==> indigo: inputs <==
==> flow/design.v (excerpt) <==
module dma_ahb_simple
(
       input   wire          HRESETn
     , input   wire          HCLK
     , input   wire          S_HSEL
     , input   wire  [31:0]  S_HADDR
     , input   wire  [ 1:0]  S_HTRANS
     , input   wire          S_HWRITE
     , input   wire  [ 2:0]  S_HSIZE
     , input   wire  [ 2:0]  S_HBURST
     , input   wire  [31:0]  S_HWDATA
     , output  wire  [31:0]  S_HRDATA
     , output  wire  [ 1:0]  S_HRESP
     , input   wire          S_HREADYin
     , output  wire          S_HREADYout
     , output  wire          IRQ
     , output  wire          M_HBUSREQ
     , input   wire          M_HGRANT
     , output  wire  [31:0]  M_HADDR
     , output  wire  [ 1:0]  M_HTRANS
     , output  wire          M_HWRITE
     , output  wire  [ 2:0]  M_HSIZE
     , output  wire  [ 2:0]  M_HBURST
     , output  wire  [ 3:0]  M_HPROT
     , output  wire  [31:0]  M_HWDATA
     , input   wire  [31:0]  M_HRDATA
     , input   wire  [ 1:0]  M_HRESP
     , input   wire          M_HREADY
);
   wire            DMA_EN   ;  
   wire            DMA_GO   ;
   wire            DMA_BUSY ;
   wire            DMA_DONE ;
   wire  [31:0]    DMA_SRC  ;  
   wire  [31:0]    DMA_DST  ;  
   wire  [15:0]    DMA_BNUM ;  
   wire  [ 4:0]    DMA_BURST;  
   dma_ahb_csr_ahb
   u_csr (
       .HRESETn   (HRESETn    )
     , .HCLK      (HCLK       )
  ...
clock: 3.29 ns
lec_check: 0
abc_area: 1
cap_margin: 20
core_margin: 2
core_utilization: 72
place_density_lb_addon: 0.04
setup_slack_margin: 0.95
slew_margin: 20
run.sh (not shown) runs the stock make flow with config.mk's settings and CLKGATE_MAP_FILE=.
==> garnet: changes against indigo <==
==> flow/config.mk (replaced) <==
export PLATFORM = sky130hd
export DESIGN_NAME = dma_ahb_simple
export DESIGN_NICKNAME = dma_ahb_simple
export VERILOG_FILES = /design/flow/design.v
export SDC_FILE = /design/flow/constraint.sdc
export NUM_CORES = 4
export LEC_CHECK = 0
export CAP_MARGIN = 20
export CORE_MARGIN = 2
export CORE_UTILIZATION = 40
export CTS_CLUSTER_DIAMETER = 176
export HOLD_SLACK_MARGIN = 0.17
export MAX_ROUTING_LAYER = met4
export SLEW_MARGIN = 20
==> flow/constraint.sdc (replaced) <==
create_clock -name core_clock -period 4.5 [get_ports {HCLK}]
set_input_delay 0.9000 -clock core_clock [delete_from_list [all_inputs] [get_ports {HCLK}]]
set_output_delay 0.9000 -clock core_clock [all_outputs]
set_load 0.01 [all_outputs]
==> sierra: changes against indigo <==
==> flow/config.mk (replaced) <==
export PLATFORM = sky130hd
export DESIGN_NAME = dma_ahb_simple
export DESIGN_NICKNAME = dma_ahb_simple
export VERILOG_FILES = /design/flow/design.v
export SDC_FILE = /design/flow/constraint.sdc
export NUM_CORES = 4
export LEC_CHECK = 0
export ABC_AREA = 1
export CAP_MARGIN = 40
export CELL_PAD_IN_SITES_GLOBAL_PLACEMENT = 0
export CORE_MARGIN = 2
export CORE_UTILIZATION = 70
export CTS_CLUSTER_SIZE = 50
export GPL_ROUTABILITY_DRIVEN = 1
export GPL_TIMING_DRIVEN = 1
export SLEW_MARGIN = 20
==> flow/constraint.sdc (replaced) <==
create_clock -name core_clock -period 1.97 [get_ports {HCLK}]
set_input_delay 0.3940 -clock core_clock [delete_from_list [all_inputs] [get_ports {HCLK}]]
set_output_delay 0.3940 -clock core_clock [all_outputs]
set_load 0.01 [all_outputs]
==> results <==
|  | indigo | garnet | sierra |
|---|---|---|---|
| Most area-hungry cell class in the final design | flip-flops and latches | flip-flops and latches | - |
| Inserted tap cell count | 864 | 1414 | - |
| Total of fill cells in the finished design | 3727 | 9530 | - |
| Largest fanout on the critical path | 5 | 22 | - |
| GP Congestion | 0.985 | 0.897 | 0.972 |
| Bufs and invs on worst path | 2 | 1 | - |
| Clk pin slew, worst setup/hold paths | 60 ps | 60 ps | - |
| Status | finished clean | finished clean | aborted with a tool error |
| Last stage reached | - | - | global routing (5_1_grt) |
| Detailed-route DRC error count | 0 | 0 | - |
| Biggest consumer | registers | registers | - |
| Number of instances in the placed design | 6263 | 4637 | 6520 |
| Leading cell type by number of instances after synthesis | sky130_fd_sc_hd__nand2_1 | sky130_fd_sc_hd__edfxtp_1 | sky130_fd_sc_hd__nand2_1 |
| FF-to-FF Start | u_master.u_fifo.fifo_head[1] | u_csr.u_csr.csr_ctl_en | - |
| Worst Setup SP | u_master.u_fifo.fifo_head[1] | u_csr.u_csr.csr_ctl_en | - |
| Internal portion of total power | 20600 uW | 15200 uW | - |
| Area taken by multi-input logic gates | 15500 sq um | 14300 sq um | - |
| Mean instance size in the synthesized netlist | 8.81 sq um | 13.8 sq um | 8.81 sq um |
| Relative contribution of sequential cells to total power | 51.5% | 51.2% | - |
| Setup Fix Bufs, Post-CTS | 16 | 0 | 50 |
| Crit path depth | 15 | 6 | - |
| Portion of the post-synthesis area used by sequential elements | 59.9% | 65.2% | 59.9% |
| Non-CTS buffers | 319 | 276 | - |
| Area reported by Yosys stat | 47400 sq um | 43500 sq um | 47400 sq um |
| Count of inserted antenna diode cells | 2 | 1 | - |
| Layout net count | 5687 | 3473 | - |

---

==> build 59: inputs <==
dma_ahb_simple again, from the RTL that the note above started with.
// dma_ahb_simple
module dma_ahb_simple
(
       input   wire          HRESETn
     , input   wire          HCLK
     , input   wire          S_HSEL
     , input   wire  [31:0]  S_HADDR
     , input   wire  [ 1:0]  S_HTRANS
     , input   wire          S_HWRITE
     , input   wire  [ 2:0]  S_HSIZE
     , input   wire  [ 2:0]  S_HBURST
     , input   wire  [31:0]  S_HWDATA
     , output  wire  [31:0]  S_HRDATA
     , output  wire  [ 1:0]  S_HRESP
     , input   wire          S_HREADYin
     , output  wire          S_HREADYout
     , output  wire          IRQ
     , output  wire          M_HBUSREQ
     , input   wire          M_HGRANT
     , output  wire  [31:0]  M_HADDR
     , output  wire  [ 1:0]  M_HTRANS
     , output  wire          M_HWRITE
     , output  wire  [ 2:0]  M_HSIZE
     , output  wire  [ 2:0]  M_HBURST
     , output  wire  [ 3:0]  M_HPROT
     , output  wire  [31:0]  M_HWDATA
     , input   wire  [31:0]  M_HRDATA
     , input   wire  [ 1:0]  M_HRESP
     , input   wire          M_HREADY
);
Settings: LEC_CHECK=0, ABC_AREA=1, CAP_MARGIN=25, CELL_PAD_IN_SITES_DETAIL_PLACEMENT=2, CELL_PAD_IN_SITES_GLOBAL_PLACEMENT=2, CORE_ASPECT_RATIO=0.97, CORE_MARGIN=2, CORE_UTILIZATION=40, CTS_CLUSTER_DIAMETER=366, GPL_ROUTABILITY_DRIVEN=1, HOLD_SLACK_MARGIN=0.13, MAX_ROUTING_LAYER=met4, MIN_ROUTING_LAYER=met2, PLACE_DENSITY_LB_ADDON=0.05, SETUP_SLACK_MARGIN=0.36, SLEW_MARGIN=20; clock period 4.5 ns.
==> inputs of build 61, as changes to build 59 <==
==> flow/config.mk (replaced) <==
export PLATFORM = sky130hd
export DESIGN_NAME = dma_ahb_simple
export DESIGN_NICKNAME = dma_ahb_simple
export VERILOG_FILES = /design/flow/design.v
export SDC_FILE = /design/flow/constraint.sdc
export NUM_CORES = 4
export LEC_CHECK = 0
export ABC_AREA = 1
export CAP_MARGIN = 5
export CELL_PAD_IN_SITES_DETAIL_PLACEMENT = 2
export CORE_MARGIN = 10
export CORE_UTILIZATION = 62
export CTS_CLUSTER_DIAMETER = 233
export GPL_ROUTABILITY_DRIVEN = 0
export GPL_TIMING_DRIVEN = 0
export HOLD_SLACK_MARGIN = 0.17
export MAX_ROUTING_LAYER = met4
export SETUP_SLACK_MARGIN = 0.84
export SLEW_MARGIN = 20
==> flow/constraint.sdc (replaced) <==
create_clock -name core_clock -period 2.83 [get_ports {HCLK}]
set_input_delay 0.5660 -clock core_clock [delete_from_list [all_inputs] [get_ports {HCLK}]]
set_output_delay 0.5660 -clock core_clock [all_outputs]
set_load 0.01 [all_outputs]
==> inputs of build 47, as changes to build 59 <==
==> flow/config.mk (replaced) <==
export PLATFORM = sky130hd
export DESIGN_NAME = dma_ahb_simple
export DESIGN_NICKNAME = dma_ahb_simple
export VERILOG_FILES = /design/flow/design.v
export SDC_FILE = /design/flow/constraint.sdc
export NUM_CORES = 4
export LEC_CHECK = 0
export CAP_MARGIN = 20
export CORE_MARGIN = 2
export CORE_UTILIZATION = 66
export CTS_CLUSTER_SIZE = 52
export SETUP_SLACK_MARGIN = 0.55
export SLEW_MARGIN = 20
==> flow/constraint.sdc (replaced) <==
create_clock -name core_clock -period 1.9 [get_ports {HCLK}]
set_input_delay 0.3800 -clock core_clock [delete_from_list [all_inputs] [get_ports {HCLK}]]
set_output_delay 0.3800 -clock core_clock [all_outputs]
set_load 0.01 [all_outputs]
==> qor summary <==
| metric | build 47 | build 59 | build 61 |
|---|---|---|---|
| Outcome | stopped before the end | no timing/DRC/antenna violations | stopped before the end |
| Failing step | 5_1_grt | - | 3_5_place_dp |
| Width of the die | 260.8 microns | 353.3 microns | 296.4 microns |
| Top-area cell share | 0.3533 | 0.3247 | 0.3247 |
| Number of buffers added by the clock tree synthesis step | 100 | 114 | - |
| Vertical die size | 260.8 microns | 342.9 microns | 296.4 microns |
| XOR/XNOR Area Share | 0.005635 | 0.007214 | 0.007214 |
| Count of instantiated cells in the yosys netlist | 3161 | 5375 | 5375 |
| Post-synthesis cell type with the largest instance count | sky130_fd_sc_hd__edfxtp_1 | sky130_fd_sc_hd__nand2_1 | sky130_fd_sc_hd__nand2_1 |
| Port Buffers | 185 | 185 | 184 |
| Number of core rows | 94 | 124 | 101 |
| Core Region | 65510 sq um | 117600 sq um | 75820 sq um |
| Clock net sink count | 1018 | 1018 | - |
| Simple share | 0.07639 | 0.2292 | 0.2292 |
| Cell at the root of the clock tree | sky130_fd_sc_hd__clkbuf_16 | sky130_fd_sc_hd__clkbuf_16 | - |
| Final weighted congestion in routability-driven placement | 0.9423 | 0.9347 | - |
| Avg Cell Area, Syn | 13.77 sq um | 8.810 sq um | 8.810 sq um |
| Synthesized instance count | 3161 | 5375 | 5375 |
| Sequential share of the synthesized area | 0.6518 | 0.5990 | 0.5990 |
| Post-placement worst setup slack | -0.6069 ns | 1.041 ns | - |
Power is estimated from default activity; no workload was simulated.
